Design maxfinder, start of the top module:
module maxfinder(clk, rst, start, x1, x2, x3, x4, eps, done, result);
export LEC_CHECK = 0
export CAP_MARGIN = 20
export CORE_ASPECT_RATIO = 0.88
export CORE_MARGIN = 2
export CORE_UTILIZATION = 72
export CTS_CLUSTER_DIAMETER = 370
export CTS_CLUSTER_SIZE = 46
export PLACE_DENSITY_LB_ADDON = 0.0
export SETUP_SLACK_MARGIN = -0.35
export SLEW_MARGIN = 20
create_clock -name core_clock -period 4.88 [get_ports {clk}]
run.sh (not shown) runs the stock make flow with config.mk's settings and CLKGATE_MAP_FILE=.
The starting point produced a layout that fails on setup timing.
==> next run, changes <==
==> flow/config.mk (replaced) <==
export PLATFORM = sky130hd
export DESIGN_NAME = maxfinder
export DESIGN_NICKNAME = maxfinder
export VERILOG_FILES = /design/flow/design.v
export SDC_FILE = /design/flow/constraint.sdc
export NUM_CORES = 4
export LEC_CHECK = 0
export CAP_MARGIN = 20
export CORE_MARGIN = 2
export CORE_UTILIZATION = 40
export SLEW_MARGIN = 20
==> flow/constraint.sdc (replaced) <==
create_clock -name core_clock -period 6.57 [get_ports {clk}]
set_input_delay 1.3140 -clock core_clock [delete_from_list [all_inputs] [get_ports {clk}]]
set_output_delay 1.3140 -clock core_clock [all_outputs]
set_load 0.01 [all_outputs]
The new run finished with timing, DRC and antenna clean.
Total power goes down by 42%.
Via count came out lower by 29%.
Sequential power came out lower by 27%.
Global-route usage falls by 26 points.
Clock power went down by 30%.
Critical path depth fell by 4.
Wire length goes down by 45%.
Final area went down by 13%.
==> next run, changes <==
--- a/flow/config.mk
+++ b/flow/config.mk
@@ -6,6 +6,8 @@
 export NUM_CORES = 4
 export LEC_CHECK = 0
-export CAP_MARGIN = 20
+export CAP_MARGIN = 10
 export CORE_MARGIN = 2
 export CORE_UTILIZATION = 40
+export CTS_CLUSTER_SIZE = 11
+export GPL_TIMING_DRIVEN = 0
 export SLEW_MARGIN = 20
==> flow/constraint.sdc (replaced) <==
create_clock -name core_clock -period 9.0 [get_ports {clk}]
set_input_delay 1.8000 -clock core_clock [delete_from_list [all_inputs] [get_ports {clk}]]
set_output_delay 1.8000 -clock core_clock [all_outputs]
set_load 0.01 [all_outputs]
Non-clock buffer count went up by 29.
Combinational power went down by 27%.
Final cell count went up by 1.5%.
==> next run, changes <==
--- a/flow/config.mk
+++ b/flow/config.mk
@@ -6,8 +6,9 @@
 export NUM_CORES = 4
 export LEC_CHECK = 0
-export CAP_MARGIN = 10
+export CAP_MARGIN = 20
 export CORE_MARGIN = 2
 export CORE_UTILIZATION = 40
-export CTS_CLUSTER_SIZE = 11
-export GPL_TIMING_DRIVEN = 0
+export CTS_CLUSTER_DIAMETER = 380
+export CTS_CLUSTER_SIZE = 99
+export SETUP_SLACK_MARGIN = 1.82
 export SLEW_MARGIN = 20
Outcome: The new run passed the timing, design-rule and antenna checks. Synthesized area is unchanged. Clock-buffer cell count does not change. Register-to-register slack improves by 0.28 ns. Routed wire length fell by a little under a tenth. Utilization decreases by 0.64 points. Total power went down by a few percent. Die area stays the same. Global-route usage went down by 2.0 points. Worst setup slack improves by 0.28 ns. Final area drops slightly. Final cell count shrinks slightly.

Setup of run A:
Starting RTL as in the previous note.
==> flow/config.mk <==
export PLATFORM = sky130hd
export DESIGN_NAME = maxfinder
export DESIGN_NICKNAME = maxfinder
export VERILOG_FILES = /design/flow/design.v
export SDC_FILE = /design/flow/constraint.sdc
export NUM_CORES = 4
export LEC_CHECK = 0
export CAP_MARGIN = 20
export CELL_PAD_IN_SITES_DETAIL_PLACEMENT = 0
export CELL_PAD_IN_SITES_GLOBAL_PLACEMENT = 3
export CORE_ASPECT_RATIO = 0.78
export CORE_MARGIN = 2
export CORE_UTILIZATION = 30
export CTS_CLUSTER_DIAMETER = 164
export GPL_ROUTABILITY_DRIVEN = 1
export SETUP_SLACK_MARGIN = 1.46
export SLEW_MARGIN = 20
export TNS_END_PERCENT = 70
==> flow/constraint.sdc <==
create_clock -name core_clock -period 5.84 [get_ports {clk}]
set_input_delay 1.1680 -clock core_clock [delete_from_list [all_inputs] [get_ports {clk}]]
set_output_delay 1.1680 -clock core_clock [all_outputs]
set_load 0.01 [all_outputs]
Run A: no failed stages, no open violations at the end
Edits applied to the flow inputs when going from run A to run B:
- a deleted TNS_END_PERCENT that had been 70
- a deleted SETUP_SLACK_MARGIN that had been 1.46
- a deleted CELL_PAD_IN_SITES_GLOBAL_PLACEMENT that had been 3
- an added CTS_CLUSTER_SIZE of 98
- a deleted CELL_PAD_IN_SITES_DETAIL_PLACEMENT that had been 0
- a deleted CORE_ASPECT_RATIO that had been 0.78
- a change of CTS_CLUSTER_DIAMETER from 164 to 400
- a change of CORE_UTILIZATION from 30 to 63
- a deleted GPL_ROUTABILITY_DRIVEN that had been 1
- a change of the clock period (ns, I/O delays scaled along) from 5.84 to 9.0
## What came out
Side by side, combinational group share of total power turned out lower in run B than in run A.
Relative to run A, the net switching power figure measured on run B has decreased by more than a quarter.
Overall global routing resource usage sits higher in run B than in run A.
Run B -> run A: setup TNS after final layout delta 0, exact match
Compared with run A, run B improves post-route standard cell area excluding fillers.
Of run A and run B, the higher count of clock-buffer cells in the layout belongs to run A.
The worst setup path endpoint comes out datapath.my_x1.reg3.out in one run and datapath.my_x1.reg1.out in the other, namely in run A and run B respectively.
Maximum fanout along the worst path: higher on run B
The core of run B is more densely filled than that of run A.
Inputs modified between run B and run C:
- a deleted CTS_CLUSTER_DIAMETER that had been 400
- a change of CORE_UTILIZATION from 63 to 40
- a change of CTS_CLUSTER_SIZE from 98 to 11
- a change of SLEW_MARGIN from 20 to 10
- an added GPL_TIMING_DRIVEN of 0
- a change of CAP_MARGIN from 20 to 10
- an added MIN_ROUTING_LAYER of met2
- a change of CORE_MARGIN from 2 to 9
## What came out
- Changes observed in run C relative to run B: global routing usage summed across all routing layers decreased by 0.74 points relative to the old numbers; setup slack lower; count of plain and timing-repair buffers in the layout rose by 38; clock insertion delay at the later pin of the skew report increased 20 ps; static leakage essentially unchanged.
- Looking at layer carrying the most global-route usage, the met2 result is from run B; the met3 one comes from run C.
- Via count of the first global-routing pass: run B and run C compared, higher one is run C
- Per the comparison of run C with run B, critical path depth shrank by about 4%, number of tap instances grew by about 50%.
For run D, these inputs were changed with respect to run C:
- swapping 11 for 98 in CTS_CLUSTER_SIZE
- putting SETUP_SLACK_MARGIN at 1.81 where nothing was set
- clearing MIN_ROUTING_LAYER, which used to be met2
- clearing GPL_TIMING_DRIVEN, which used to be 0
- putting CTS_CLUSTER_DIAMETER at 394 where nothing was set
- swapping 10 for 20 in SLEW_MARGIN
- swapping 10 for 20 in CAP_MARGIN
- swapping 9 for 2 in CORE_MARGIN
## What came out
Run D vs. run C: sequential group share of total power higher; data required time at the worst endpoint flat; slew at the pin with the worst max-slew slack down 360 ps.
In the metrics for run C and run D, the one carrying the lower share of cell area taken by flip-flops and latches is run C.
Run D vs. run C: routed wire length now sits lower; non-clock buffer count went down 37.
No activity file was given, so power comes from the tool's default toggle rates.
